Setup of wip/willow:
// lcd_top
module lcd_top(
  input clk,
  input rst,
  input PS2_CLK,
  input PS2_DATA,
  output [7:4] DB,
  output LCD_E,
  output LCD_RS,
  output LCD_RW,
  output [7:0] LED
  );
==> flow/config.mk <==
export PLATFORM = sky130hd
export DESIGN_NAME = lcd_top
export DESIGN_NICKNAME = lcd_top
export VERILOG_FILES = /design/flow/design.v
export SDC_FILE = /design/flow/constraint.sdc
export NUM_CORES = 4
export LEC_CHECK = 0
export ABC_AREA = 1
export CAP_MARGIN = 20
export CORE_MARGIN = 2
export CORE_UTILIZATION = 72
export SLEW_MARGIN = 20
==> flow/constraint.sdc <==
create_clock -name core_clock -period 9.36 [get_ports {clk}]
set_input_delay 1.8720 -clock core_clock [delete_from_list [all_inputs] [get_ports {clk}]]
set_output_delay 1.8720 -clock core_clock [all_outputs]
set_load 0.01 [all_outputs]
run.sh (not shown) runs the stock make flow with config.mk's settings and CLKGATE_MAP_FILE=.
Edits applied to the flow inputs when going from wip/willow to wip/juniper:
Settings: CTS_CLUSTER_SIZE newly set to 92; CORE_UTILIZATION changed from 72 to 50; ABC_AREA removed (was 1); the clock period (ns, I/O delays scaled along) changed from 9.36 to 12.1.
### Flow results
Going from wip/willow to wip/juniper, count of multi-input combinational gates now smaller; first-iteration DRC count now smaller. Going from wip/willow to wip/juniper, die size now larger, cell count after synthesis now smaller. Worst-case headroom to the max-slew limit is higher on wip/juniper. wip/juniper has combinational gate power below what wip/willow had.
### wip/juniper -> wip/harbor
Settings: setting ABC_AREA to 1 for the first time; removing CTS_CLUSTER_SIZE (formerly 92); setting SETUP_SLACK_MARGIN to 1.92 for the first time; changing CORE_UTILIZATION from 50 to 72; changing the clock period (ns, I/O delays scaled along) from 12.1 to 8.19.
Results
- Finished, but not clean: wip/harbor, with capacitance limit, slew limit, setup timing.
- In wip/harbor, the routed wire length came out 62% above the value in wip/juniper.
- Between wip/harbor and wip/juniper, area after synthesis is higher for wip/harbor, wip/juniper comes in under that.
- Compared wip/harbor vs wip/juniper, and critical path depth is up in wip/harbor.
- Register fraction of the total cell area: lower on wip/harbor
- Diff wip/juniper -> wip/harbor: slew at the pin closest to its max-slew limit +0.69 ns, post-synthesis chip area from yosys grew by 1500 sq um.
Edits applied to the flow inputs when going from wip/harbor to wip/nickel:
Settings: clearing ABC_AREA, which used to be 1; swapping 1.92 for 2.35 in SETUP_SLACK_MARGIN; putting PLACE_DENSITY_LB_ADDON at 0.01 where nothing was set; swapping 72 for 70 in CORE_UTILIZATION.
Both conditions hold for wip/nickel: the flow ran to the end and the final layout passed the timing, DRC and antenna checks. wip/harbor has lower setup slack than wip/nickel. Between wip/nickel and wip/harbor, it is wip/nickel whose routed wire length is lower, by 8.0 mm. Wire length per cell after detailed routing: wip/nickel vs wip/harbor up 24%. The average cell area after synthesis in wip/nickel was higher than what wip/harbor gave. Looking only at clock-cell share of area, and setting everything else aside, the higher value of wip/nickel and wip/harbor goes to wip/nickel. Going from wip/harbor to wip/nickel, data required time of the worst path grows by 0.07 ns. Comparing cell count after synthesis for wip/nickel and wip/harbor, the smaller number came from wip/nickel. Relative to wip/harbor, the power share of the combinational group of wip/nickel is lower by 0.2 points. [compare] base=wip/harbor new=wip/nickel: vias after detailed routing decreased 21%, worst setup slack after placement decreased 0.15 ns.

Starting RTL as in the previous note.
export LEC_CHECK = 0
export ABC_AREA = 1
export CAP_MARGIN = 20
export CORE_MARGIN = 2
export CORE_UTILIZATION = 72
export CTS_CLUSTER_DIAMETER = 387
export CTS_CLUSTER_SIZE = 11
export HOLD_SLACK_MARGIN = 0.3
export PLACE_DENSITY_LB_ADDON = 0.08
export SETUP_SLACK_MARGIN = 1.9
export SLEW_MARGIN = 40
create_clock -name core_clock -period 8.19 [get_ports {clk}]
Then changed:
Settings changed: ABC_AREA 1 to not set, CTS_CLUSTER_DIAMETER 387 to 29, CTS_CLUSTER_SIZE 11 to 26, HOLD_SLACK_MARGIN 0.3 to not set, PLACE_DENSITY_LB_ADDON 0.08 to 0.01, SETUP_SLACK_MARGIN 1.9 to 2.35, SLEW_MARGIN 40 to 20.
Outcome: The changed run died in global routing with GRT-0232; synthesized area is lower by 5.8%; synthesized cell count went down by 33%; die area decreases by 5.7%.
Then changed:
Settings changed: ABC_AREA set to 1, CTS_CLUSTER_DIAMETER 29 to 387, CTS_CLUSTER_SIZE 26 to not set, PLACE_DENSITY_LB_ADDON 0.01 to not set, SETUP_SLACK_MARGIN 2.35 to 1.22.
The changed run completed without violations.
Synthesized cell count goes up by about 50%.
Die size goes up by about 6%.
Area after synthesis goes up by 6.1%.
Then changed:
Settings changed: ABC_AREA 1 to not set, CORE_ASPECT_RATIO set to 0.71, CORE_UTILIZATION 72 to 70, CTS_CLUSTER_DIAMETER 387 to not set, CTS_CLUSTER_SIZE set to 26, PLACE_DENSITY_LB_ADDON set to 0.0, SETUP_SLACK_MARGIN 1.22 to 2.35.
Worst setup slack improves by 0.13 ns.
Via count came out lower by roughly a tenth.
Hold slack is about the same.
Cell area rose by a few percent.
Non-clock buffer count went up by 122.
First-iteration DRC count rises by well over a third.
Global-route usage came out higher by 5.9 points.
Power came out lower by a few percent.
Clock skew grows by 0.016 ns.
Wire length goes up by a quarter to a third.
Count of clock-buffer cells in the layout climbs by 9.

Starting RTL as in the previous note.
clock: 20.0 ns
lec_check: 0
abc_area: 0
cap_margin: 30
cell_pad_in_sites_detail_placement: 1
cell_pad_in_sites_global_placement: 3
core_aspect_ratio: 0.99
core_margin: 2
core_utilization: 37
cts_cluster_diameter: 116
cts_cluster_size: 16
gpl_routability_driven: 0
gpl_timing_driven: 1
hold_slack_margin: 0.09
max_routing_layer: met4
min_routing_layer: met2
place_density_lb_addon: 0.08
setup_slack_margin: 3.59
slew_margin: 0
tns_end_percent: 45
==> next run, changes <==
Settings changed: ABC_AREA 0 to 1, CELL_PAD_IN_SITES_DETAIL_PLACEMENT 1 to unset, CELL_PAD_IN_SITES_GLOBAL_PLACEMENT 3 to unset, CORE_UTILIZATION 37 to 62, GPL_TIMING_DRIVEN 1 to 0, HOLD_SLACK_MARGIN 0.09 to unset, MIN_ROUTING_LAYER met2 to unset, SETUP_SLACK_MARGIN 3.59 to unset, SLEW_MARGIN 0 to 20.
=> Setup slack improves by 0.36 ns. Power drops by 0.90%. Sequential power is about the same. Clock-buffer cell count rose by 3. Hold slack gets worse by 0.011 ns. Utilization grows by 27 points. Global-route usage goes up by 1.9 points. Wire length goes up by 1.3%. Via count barely changes. Register-to-register slack is worse by 0.39 ns.
==> next run, changes <==
Settings changed: CAP_MARGIN 30 to 20, CORE_ASPECT_RATIO 0.99 to 0.65, CORE_UTILIZATION 62 to 40, CTS_CLUSTER_DIAMETER 116 to unset, CTS_CLUSTER_SIZE 16 to unset, GPL_ROUTABILITY_DRIVEN 0 to unset, GPL_TIMING_DRIVEN 0 to unset, MAX_ROUTING_LAYER met4 to unset, PLACE_DENSITY_LB_ADDON 0.08 to 0.13, SLEW_MARGIN 20 to 25, TNS_END_PERCENT 45 to 75.
The changed run passed the timing, DRC and antenna checks.
Worst setup slack gains 0.31 ns.
Die area increases by well over a third.
Utilization decreases by 24 points.
Power increases by roughly a tenth.
==> next run, changes <==
Settings changed: CAP_MARGIN 20 to 30, CORE_ASPECT_RATIO 0.65 to 0.99, CORE_UTILIZATION 40 to 62, CTS_CLUSTER_DIAMETER set to 116, CTS_CLUSTER_SIZE set to 27, GPL_ROUTABILITY_DRIVEN set to 0, GPL_TIMING_DRIVEN set to 0, PLACE_DENSITY_LB_ADDON 0.13 to unset, SLEW_MARGIN 25 to 20, TNS_END_PERCENT 75 to 45.
After rerunning: Worst setup slack is worse by 0.68 ns. Die area drops by 35%. Routed wire length came out lower by 3.9%. Sequential power is about the same. Global-route usage is higher by 10 points.
==> next run, changes <==
Settings changed: ABC_AREA 1 to unset, CAP_MARGIN 30 to 20, CORE_ASPECT_RATIO 0.99 to unset, CORE_UTILIZATION 62 to 66, CTS_CLUSTER_DIAMETER 116 to unset, CTS_CLUSTER_SIZE 27 to unset, GPL_ROUTABILITY_DRIVEN 0 to unset, GPL_TIMING_DRIVEN 0 to unset, TNS_END_PERCENT 45 to unset.
Clock period 20.0 ns to 12.3 ns, I/O delays scaled along.
After rerunning: The changed run ran to the end with no violations; cell area shrinks by 3.8%; setup slack is worse by 2.3 ns; flip-flop count does not change; via count shrinks by about 23%; power grows by about 100%; non-clock buffer count shrinks by 103.
==> next run, changes <==
Settings changed: CORE_UTILIZATION 66 to 40.
Clock period 12.3 ns to 20.0 ns, I/O delays scaled along.
The changed run finished clean. Critical path depth goes down by 3. Area after synthesis is unchanged. Design area rose by a few percent. Global-route usage shrinks by 12 points. Worst setup slack gains 2.7 ns. Worst hold slack hardly moves. Utilization is lower by 28 points.

lcd_top again, from the RTL that the note above started with.
Settings: LEC_CHECK=0, ABC_AREA=1, CAP_MARGIN=20, CORE_MARGIN=10, CORE_UTILIZATION=37, CTS_CLUSTER_DIAMETER=329, GPL_TIMING_DRIVEN=1, HOLD_SLACK_MARGIN=0.14, MAX_ROUTING_LAYER=met4, PLACE_DENSITY_LB_ADDON=0.03, SETUP_SLACK_MARGIN=4.47, SLEW_MARGIN=20; clock period 19.1 ns.
==> next run, changes <==
CORE_MARGIN = 2   (was 10)
CORE_UTILIZATION = 72   (was 37)
CTS_CLUSTER_SIZE = 15   (was unset)
HOLD_SLACK_MARGIN = unset   (was 0.14)
MAX_ROUTING_LAYER = unset   (was met4)
SETUP_SLACK_MARGIN = 2.02   (was 4.47)
clock period = 8.19 ns   (was 19.1 ns; I/O delays follow)
=> Now the flow reached the layout checks and failed them: max-capacitance violations, max-slew violations. Routed wire length goes up by about 34%. Core utilization goes up by 42 points. Power goes up by 100%.
==> next run, changes <==
CTS_CLUSTER_DIAMETER = 387   (was 329)
CTS_CLUSTER_SIZE = 11   (was 15)
GPL_TIMING_DRIVEN = unset   (was 1)
PLACE_DENSITY_LB_ADDON = 0.08   (was 0.03)
SETUP_SLACK_MARGIN = 1.22   (was 2.02)
Result:
- The changed run completed with no timing, DRC or antenna violations
- register-to-register slack gains 0.52 ns
- clock-buffer cell count grows by 25
- synthesized area is unchanged
==> next run, changes <==
CORE_ASPECT_RATIO = 1.38   (was unset)
CTS_CLUSTER_DIAMETER = 400   (was 387)
CTS_CLUSTER_SIZE = 10   (was 11)
SETUP_SLACK_MARGIN = -0.69   (was 1.22)
SLEW_MARGIN = 40   (was 20)
TNS_END_PERCENT = 15   (was unset)
The new run completed without violations; count of clock-buffer cells in the layout rose by 11; cell count is about the same; sequential share of layout area fell by 0.24 points; combinational power stays flat; synthesized area does not change; non-clock buffer count fell by 3; die size barely changes.
Power figures rest on the tool's default switching activity, not on a simulated workload.
